==> 12-28: inputs <==
// ALU
module ALU(
    clk,
    rst_n,
    valid,
    ready,
    mode,
    in_A,
    in_B,
    out
);
==> flow/config.mk <==
export PLATFORM = sky130hd
export DESIGN_NAME = ALU
export DESIGN_NICKNAME = ALU
export VERILOG_FILES = /design/flow/design.v
export SDC_FILE = /design/flow/constraint.sdc
export NUM_CORES = 4
export LEC_CHECK = 0
export CAP_MARGIN = 20
export CELL_PAD_IN_SITES_DETAIL_PLACEMENT = 0
export CELL_PAD_IN_SITES_GLOBAL_PLACEMENT = 0
export CORE_MARGIN = 2
export CORE_UTILIZATION = 70
export CTS_CLUSTER_DIAMETER = 42
export CTS_CLUSTER_SIZE = 35
export HOLD_SLACK_MARGIN = -0.09
export SETUP_SLACK_MARGIN = 0.47
export SLEW_MARGIN = 20
==> flow/constraint.sdc <==
create_clock -name core_clock -period 3.64 [get_ports {clk}]
set_input_delay 0.7280 -clock core_clock [delete_from_list [all_inputs] [get_ports {clk}]]
set_output_delay 0.7280 -clock core_clock [all_outputs]
set_load 0.01 [all_outputs]
run.sh (not shown) runs the stock make flow with config.mk's settings and CLKGATE_MAP_FILE=.
==> 01-13: changes against 12-28 <==
==> flow/config.mk (replaced) <==
export PLATFORM = sky130hd
export DESIGN_NAME = ALU
export DESIGN_NICKNAME = ALU
export VERILOG_FILES = /design/flow/design.v
export SDC_FILE = /design/flow/constraint.sdc
export NUM_CORES = 4
export LEC_CHECK = 0
export ABC_AREA = 1
export CAP_MARGIN = 20
export CORE_MARGIN = 2
export CORE_UTILIZATION = 72
export SLEW_MARGIN = 20
==> flow/constraint.sdc (replaced) <==
create_clock -name core_clock -period 3.48 [get_ports {clk}]
set_input_delay 0.6960 -clock core_clock [delete_from_list [all_inputs] [get_ports {clk}]]
set_output_delay 0.6960 -clock core_clock [all_outputs]
set_load 0.01 [all_outputs]
==> 08-17: changes against 12-28 <==
==> flow/config.mk (replaced) <==
export PLATFORM = sky130hd
export DESIGN_NAME = ALU
export DESIGN_NICKNAME = ALU
export VERILOG_FILES = /design/flow/design.v
export SDC_FILE = /design/flow/constraint.sdc
export NUM_CORES = 4
export LEC_CHECK = 0
export CAP_MARGIN = 20
export CORE_MARGIN = 2
export CORE_UTILIZATION = 67
export SLEW_MARGIN = 20
==> flow/constraint.sdc (replaced) <==
create_clock -name core_clock -period 3.37 [get_ports {clk}]
set_input_delay 0.6740 -clock core_clock [delete_from_list [all_inputs] [get_ports {clk}]]
set_output_delay 0.6740 -clock core_clock [all_outputs]
set_load 0.01 [all_outputs]
==> comparison <==
08-17 reached the layout checks and failed them: setup timing. 01-13 completed with no timing, DRC or antenna violations. 12-28 ended with an error in global routing. In 08-17 the worst setup slack is lower than in 01-13, by 0.33 ns. In sequential cell count, 01-13 and 08-17 do not differ. In 01-13 the total power is smaller than in 08-17, by 9.8%. Against 01-13, the worst hold slack of 08-17 is worse by 0.0054 ns.

========
==> build 36: inputs <==
==> flow/design.v <==
module ALU(
    clk,
    rst_n,
    valid,
    ready,
    mode,
    in_A,
    in_B,
    out
);
    input         clk, rst_n;
    input         valid;
    input  [1:0]  mode;  
    output        ready;
    input  [31:0] in_A, in_B;
    output [63:0] out;
    parameter IDLE = 3'd0;
    parameter MUL  = 3'd1;
    parameter DIV  = 3'd2;
    parameter AND = 3'd3;
    parameter OR = 3'd4;
    parameter OUT  = 3'd5;
    reg  [ 2:0] state, state_nxt;
    reg  [ 4:0] counter, counter_nxt;
    reg  [63:0] shreg, shreg_nxt;
    reg  [31:0] alu_in, alu_in_nxt;
    reg  [32:0] alu_out;
    reg         ready;
    assign out = shreg;
    always @(*) begin
        if(state==OUT) ready = 1;
        else ready = 0;
    end
    always @(*) begin
        case(state)
            IDLE: begin
                if(!valid)                state_nxt = IDLE;
                else if(valid && mode==0) state_nxt = MUL;
                else if(valid && mode==1) state_nxt = DIV;
                else if(valid && mode==2) state_nxt = AND;
                else                      state_nxt = OR;
            end
            MUL : state_nxt = (counter==31) ? OUT : MUL;
            DIV : state_nxt = (counter==31) ? OUT : DIV;
            AND : state_nxt = OUT;
            OR  : state_nxt = OUT;
            OUT : state_nxt = IDLE;
            default : state_nxt = IDLE;
        endcase
    end
    always @(*) begin
        if(state==MUL && counter<31) begin
            counter_nxt = counter + 1;
        end
        else if(state==DIV && counter<31) begin
            counter_nxt = counter + 1;
        end
        else begin
            counter_nxt = 0;
        end
    end
    always @(*) begin
        case(state)
            IDLE: begin
                if (valid) begin
                    alu_in_nxt = in_B;
                end
                else begin
                    alu_in_nxt = 0;
                end
            end
            OUT : begin
                alu_in_nxt = 0;
            end
            default: begin
                alu_in_nxt = alu_in;
            end
        endcase
    end
    always @(*) begin
        case(state)
            IDLE: alu_out = 0;
            MUL : begin
                if(shreg[0]==1)
                    alu_out = alu_in + shreg[63:32];
                else
                    alu_out = shreg[63:32];
            end
            DIV : begin
                if(shreg[62:31]>=alu_in) begin
                    alu_out = shreg[62:31] - alu_in;
                end
                else begin 
                    alu_out = shreg[62:31];
                end
            end
            AND : alu_out = shreg[31:0] & alu_in;
            OR  : alu_out = shreg[31:0] | alu_in;
            OUT : alu_out = 0;
            default : alu_out = 0;
        endcase
    end
    always @(*) begin
        case(state)
            IDLE: begin
                if (valid) begin
                    shreg_nxt[31:0] = in_A;
                    shreg_nxt[63:32] = 32'b0;
                end
                else begin
                    shreg_nxt[31:0] = 0;
                    shreg_nxt[63:32] = 32'b0;
                end
            end
            MUL : begin
                shreg_nxt = {alu_out, shreg[31:1]};
            end
            DIV : begin
                shreg_nxt = {alu_out[31:0], shreg[30:0], (shreg[62:31]>=alu_in)};
            end
            AND : shreg_nxt = {31'b0, alu_out};
            OR  : shreg_nxt = {31'b0, alu_out};
            OUT :  
            shreg_nxt = shreg;
            default :  
            shreg_nxt = shreg;
        endcase
    end
    always @(posedge clk or negedge rst_n) begin
        if (!rst_n) begin
            state <= IDLE;
            counter <= 0;
            shreg <= 0;
            alu_in <= 0;
        end
        else begin
            state <= state_nxt;
            counter <= counter_nxt;
            shreg <= shreg_nxt;
            alu_in <= alu_in_nxt;
        end
    end
endmodule
==> flow/run.sh <==
#!/bin/bash
# the make line also repeats each setting of config.mk as NAME=value (left out here)
make -C /OpenROAD-flow-scripts/flow DESIGN_CONFIG=/design/flow/config.mk WORK_HOME=/design/flow/orfs CLKGATE_MAP_FILE= finish
==> flow/config.mk <==
export PLATFORM = sky130hd
export DESIGN_NAME = ALU
export DESIGN_NICKNAME = ALU
export VERILOG_FILES = /design/flow/design.v
export SDC_FILE = /design/flow/constraint.sdc
export NUM_CORES = 4
export LEC_CHECK = 0
export ABC_AREA = 1
export CAP_MARGIN = 20
export CORE_ASPECT_RATIO = 0.5
export CORE_MARGIN = 2
export CORE_UTILIZATION = 69
export CTS_CLUSTER_DIAMETER = 206
export CTS_CLUSTER_SIZE = 98
export SLEW_MARGIN = 20
export TNS_END_PERCENT = 15
==> flow/constraint.sdc <==
create_clock -name core_clock -period 2.74 [get_ports {clk}]
set_input_delay 0.5480 -clock core_clock [delete_from_list [all_inputs] [get_ports {clk}]]
set_output_delay 0.5480 -clock core_clock [all_outputs]
set_load 0.01 [all_outputs]
==> build 11: changes against build 36 <==
CORE_ASPECT_RATIO = default   (was 0.5)
CORE_UTILIZATION = 72   (was 69)
CTS_CLUSTER_DIAMETER = 377   (was 206)
PLACE_DENSITY = 0.39   (was default)
TNS_END_PERCENT = 10   (was 15)
==> flow/constraint.sdc (replaced) <==
create_clock -name core_clock -period 6.13 [get_ports {clk}]
set_input_delay 1.2260 -clock core_clock [delete_from_list [all_inputs] [get_ports {clk}]]
set_output_delay 1.2260 -clock core_clock [all_outputs]
set_load 0.01 [all_outputs]
==> run summary <==
Gates resized, CTS repair -> 0
Tot Pwr -> 7.53 mW
Drt first pass iters -> 17
Internal power -> 3.19 mW
Outcome -> complete, no violations
Design Area, Final -> 0.0130 mm2
Drt via density -> 6.66
Tcrit/Tclk final -> 59.1%
R2R Path Start -> state[5]$_DFF_PN0_
Setup WS pre-CTS -> 2.73 ns
FF+latch area -> 0.00268 mm2
The numbers above come from build 11.

==> run summary <==
Outcome -> complete, but fails checks
R2R Path Start -> alu_in[23]$_DFFE_PN0P_
Drt via density -> 6.87
H-tree depth -> 3
Tot Pwr -> 19.3 mW
Final critical-path setup slack -> -0.120 ns
Gates resized, CTS repair -> 4
Drt first pass iters -> 13
SO Faults -> negative setup slack
Tcrit/Tclk final -> 104%
Dominant cell area share -> 23.4%
Final setup viols -> 30
Area-dominant class -> multi-input combinational cells
Design Area, Final -> 0.0143 mm2
The numbers above come from build 36.


========
==> trial 15: inputs <==
RTL: the design.v shown in full above, as it stands there.
==> flow/config.mk <==
export PLATFORM = sky130hd
export DESIGN_NAME = ALU
export DESIGN_NICKNAME = ALU
export VERILOG_FILES = /design/flow/design.v
export SDC_FILE = /design/flow/constraint.sdc
export NUM_CORES = 4
export LEC_CHECK = 0
export CAP_MARGIN = 20
export CELL_PAD_IN_SITES_DETAIL_PLACEMENT = 0
export CELL_PAD_IN_SITES_GLOBAL_PLACEMENT = 1
export CORE_MARGIN = 10
export CORE_UTILIZATION = 39
export CTS_CLUSTER_DIAMETER = 335
export CTS_CLUSTER_SIZE = 98
export SETUP_SLACK_MARGIN = -0.22
export SLEW_MARGIN = 20
export TNS_END_PERCENT = 5
==> flow/constraint.sdc <==
create_clock -name core_clock -period 2.36 [get_ports {clk}]
set_input_delay 0.4720 -clock core_clock [delete_from_list [all_inputs] [get_ports {clk}]]
set_output_delay 0.4720 -clock core_clock [all_outputs]
set_load 0.01 [all_outputs]
==> trial 65: changes against trial 15 <==
==> flow/config.mk (replaced) <==
export PLATFORM = sky130hd
export DESIGN_NAME = ALU
export DESIGN_NICKNAME = ALU
export VERILOG_FILES = /design/flow/design.v
export SDC_FILE = /design/flow/constraint.sdc
export NUM_CORES = 4
export LEC_CHECK = 0
export CAP_MARGIN = 20
export CELL_PAD_IN_SITES_DETAIL_PLACEMENT = 0
export CELL_PAD_IN_SITES_GLOBAL_PLACEMENT = 0
export CORE_MARGIN = 2
export CORE_UTILIZATION = 66
export SETUP_SLACK_MARGIN = -0.18
export SLEW_MARGIN = 20
==> flow/constraint.sdc (replaced) <==
create_clock -name core_clock -period 3.07 [get_ports {clk}]
set_input_delay 0.6140 -clock core_clock [delete_from_list [all_inputs] [get_ports {clk}]]
set_output_delay 0.6140 -clock core_clock [all_outputs]
set_load 0.01 [all_outputs]
==> impl_metrics.tcl <==
# yosys + openroad results
set metrics [dict create \
    die_h_um 180 \
    worst_pin_slew_ns 0.723 \
    nFillCells 2279 \
    setup_violations 64 \
    worstPathCellList "buf_4 -> fa_2 -> nand2b_4 -> a21oi_4 -> o31ai_2 -> o211ai_1 -> buf_4 -> a21oi_4 -> buf_6 -> o211a_1 -> a311oi_4 -> o21ai_2 -> and2_4 -> a2bb2oi_2" \
    logic_gate_count 1022 \
    postLayoutCoreUtil 0.613 \
    failed_checks "setup timing" \
    p_seq_frac 0.127 \
    fin_ws_ns -0.806 \
    crit_start "alu_in[1]$_DFFE_PN0P_" \
    status "failed layout checks" \
]
the above is filed under trial 15

==> impl_metrics.tcl <==
# yosys + openroad results
set metrics [dict create \
    worstPathCellList "buf_4 -> inv_1 -> fa_2 -> nand2b_1 -> a21oi_2 -> o31ai_1 -> o211ai_1 -> buf_4 -> nand3_1 -> nand2_1 -> xor2_1 -> a311oi_2 -> nor2_1 -> a221o_1" \
    p_seq_frac 0.146 \
    logic_gate_count 1023 \
    crit_start "shreg[32]$_DFFE_PN0P_" \
    postLayoutCoreUtil 0.922 \
    status "failed layout checks" \
    failed_checks "setup timing" \
    worst_pin_slew_ns 0.892 \
    fin_ws_ns -0.415 \
    setup_violations 64 \
]
the above is filed under trial 65

No activity file was given, so power comes from the tool's default toggle rates.
